Setup of the reference run:
==> flow/design.v <==
`timescale 1ns / 1ps
module pid_controller(
    input  logic        clk,
    input  logic        rst_n,
    input  logic [15:0] setpoint,
    input  logic [15:0] feedback,
    input  logic [15:0] Kp,
    input  logic [15:0] Ki,
    input  logic [15:0] Kd,
    input  logic [15:0] clk_prescaler,
    output logic [15:0] control_signal
);
    logic signed [16:0]  error_s;         
    logic signed [16:0]  prev_error_s;
    logic signed [31:0]  integral_s;      
    logic signed [31:0]  derivative_s;
    logic [15:0] clk_divider;
    logic        sampling_flag;
    logic signed [31:0] kp_mul, ki_mul;
    logic signed [31:0] kd_mul;
    logic signed [31:0] control_calc;
    always_ff @(posedge clk or negedge rst_n) begin
        if (!rst_n) begin
            clk_divider    <= 16'h0000;
            sampling_flag  <= 1'b0;
        end else if (clk_divider == clk_prescaler) begin
            clk_divider    <= 16'h0000;
            sampling_flag  <= 1'b1;
        end else begin
            clk_divider    <= clk_divider + 16'd1;
            sampling_flag  <= 1'b0;
        end
    end
    always_comb begin
        error_s = $signed({1'b0, setpoint}) - $signed({1'b0, feedback});
        kp_mul = $signed({1'b0, Kp}) * error_s;
        ki_mul = $signed({1'b0, Ki}) * error_s;
        kd_mul = $signed({1'b0, Kd}) * (error_s - prev_error_s);
        control_calc = kp_mul + integral_s + kd_mul;
    end
    always_ff @(posedge clk or negedge rst_n) begin
        if (!rst_n) begin
            prev_error_s   <= '0;
            integral_s     <= '0;
            derivative_s   <= '0;
            control_signal <= 16'h0000;
        end else if (sampling_flag) begin
            integral_s   <= integral_s + ki_mul;
            derivative_s <= kd_mul;
            control_signal <= control_calc[15:0];
            prev_error_s <= error_s;
        end
    end
endmodule
`timescale 1ns/1ps
module top (
  input  logic        clk,
  input  logic        rst_n,
  input  logic [15:0] setpoint,
  input  logic [15:0] feedback,
  input  logic [15:0] Kp,
  input  logic [15:0] Ki,
  input  logic [15:0] Kd,
  input  logic [15:0] clk_prescaler,
  output logic [15:0] control_signal
);
  pid_controller u_dut (
    .clk(clk),
    .rst_n(rst_n),
    .setpoint(setpoint),
    .feedback(feedback),
    .Kp(Kp),
    .Ki(Ki),
    .Kd(Kd),
    .clk_prescaler(clk_prescaler),
    .control_signal(control_signal)
  );
endmodule
clock: 16.2 ns
lec_check: 0
abc_area: 1
cap_margin: 35
cell_pad_in_sites_detail_placement: 0
cell_pad_in_sites_global_placement: 2
core_margin: 8
core_utilization: 53
cts_cluster_diameter: 230
cts_cluster_size: 52
gpl_routability_driven: 1
hold_slack_margin: 0.11
min_routing_layer: met2
setup_slack_margin: 3.22
slew_margin: 5
run.sh (not shown) runs the stock make flow with config.mk's settings and CLKGATE_MAP_FILE=.
Status(the reference run) = ERROR, stage = global placement (3_3_place_gp)
Relative to the reference run, the following input files were edited for the trial run:
Settings: swapping 35 for 20 in CAP_MARGIN; clearing ABC_AREA, which used to be 1; clearing CTS_CLUSTER_DIAMETER, which used to be 230; swapping 53 for 13 in CORE_UTILIZATION; swapping 5 for 20 in SLEW_MARGIN; clearing HOLD_SLACK_MARGIN, which used to be 0.11; clearing GPL_ROUTABILITY_DRIVEN, which used to be 1; swapping 8 for 2 in CORE_MARGIN; clearing SETUP_SLACK_MARGIN, which used to be 3.22; clearing CELL_PAD_IN_SITES_DETAIL_PLACEMENT, which used to be 0; clearing MIN_ROUTING_LAYER, which used to be met2; clearing CELL_PAD_IN_SITES_GLOBAL_PLACEMENT, which used to be 2; clearing CTS_CLUSTER_SIZE, which used to be 52; swapping 16.2 for 13.6 in the clock period (ns, I/O delays scaled along).
### Flow results
Having completed the whole flow, the trial run delivered a layout that passed the timing, DRC and antenna checks. Delta (the trial run minus the reference run): floorplan die width +160 um, die boundary height rose by 82%, synthesized cell count down about 23%. Diff the reference run -> the trial run: fraction of synthesized area in multiplexers rose 1.2 points; die size rose about 230%; unique cell type count in the Yosys netlist rose 5; effective utilization at floorplan fell 41 points. The trial run vs the reference run — average size of a mapped cell climbed by more than 10%.

========
north:
// top: RTL as listed in full above, without the edits since
clock: 5.33 ns
lec_check: 0
abc_area: 0
cap_margin: 20
core_margin: 2
core_utilization: 70
cts_cluster_diameter: 354
cts_cluster_size: 15
setup_slack_margin: 1.42
slew_margin: 20
north did not finish; a tool error ended it in global routing.
Changes in south relative to north:
- changing SETUP_SLACK_MARGIN from 1.42 to 2.3
- changing CORE_UTILIZATION from 70 to 59
- removing CTS_CLUSTER_DIAMETER (formerly 354)
- removing CTS_CLUSTER_SIZE (formerly 15)
- removing ABC_AREA (formerly 0)
- changing the clock period (ns, I/O delays scaled along) from 5.33 to 9.09
- Layout checks on south: not met. Flow itself completed; violations: negative setup slack.
- Reported for south and north, post-synth area from yosys stat turned out identical to the last digit.
- On worst slack at placement: between south and north, it ends up lower for north.
- Sort south and north by chip area, descending, and south comes first.
- When south is measured against north, its number of cells after detailed placement turns out 8 lower.
- For the final weighted congestion in routability-driven placement, south came in about 3.8% lower than north did.
- Sort south and north by overall die height desc -> top: south
- Reported for south and north, number of cells produced by synthesis turned out identical to the last digit.
### south -> east
- SETUP_SLACK_MARGIN removed (was 2.3)
- TNS_END_PERCENT newly set to 5
- CORE_UTILIZATION changed from 59 to 65
- the clock period (ns, I/O delays scaled along) changed from 9.09 to 9.91
--- outcome ---
Fraction of area in registers: east > south. In east, the final layout net count came out 43 below the value in south. Delta (east minus south): core utilization grew by 1.7 points; initial antenna violation count held steady. Nothing crashed in east and all stages finished; the problem is that the final layout failed, the offending checks being negative setup slack.
Relative to east, the following input files were edited for west:
- an added SETUP_SLACK_MARGIN of 1.45
- a change of CORE_UTILIZATION from 65 to 68
- an added CTS_CLUSTER_SIZE of 21
- a deleted TNS_END_PERCENT that had been 5
- a change of the clock period (ns, I/O delays scaled along) from 9.91 to 8.22
## What came out
- To summarise west: no stage aborted, but the layout did not pass its checks, failing on negative setup slack.
- | routed length on met1 | higher: west |
- Relative to east, the non-clock buffer count of west is higher by 39%.
- Summary of west over east: post-CTS resize count went up about 200%; setup slack went down 1.63 ns.
- Area of placed instances grows by a few percent when moving from east to west.
- Cell area in west is about 12% above east.
Input changes introduced in middle (baseline for comparison: west):
- changing CAP_MARGIN from 20 to 10
- changing CORE_UTILIZATION from 68 to 40
- removing SETUP_SLACK_MARGIN (formerly 1.45)
- changing CTS_CLUSTER_SIZE from 21 to 82
- changing the clock period (ns, I/O delays scaled along) from 8.22 to 13.6
Transition at the pin with the smallest max-transition slack: middle > west. In middle, the sequential share of layout area came out 1.3 points above the value in west. middle did not stop at any stage, and its layout met the timing, DRC and antenna checks. west was routed with more vias than middle.
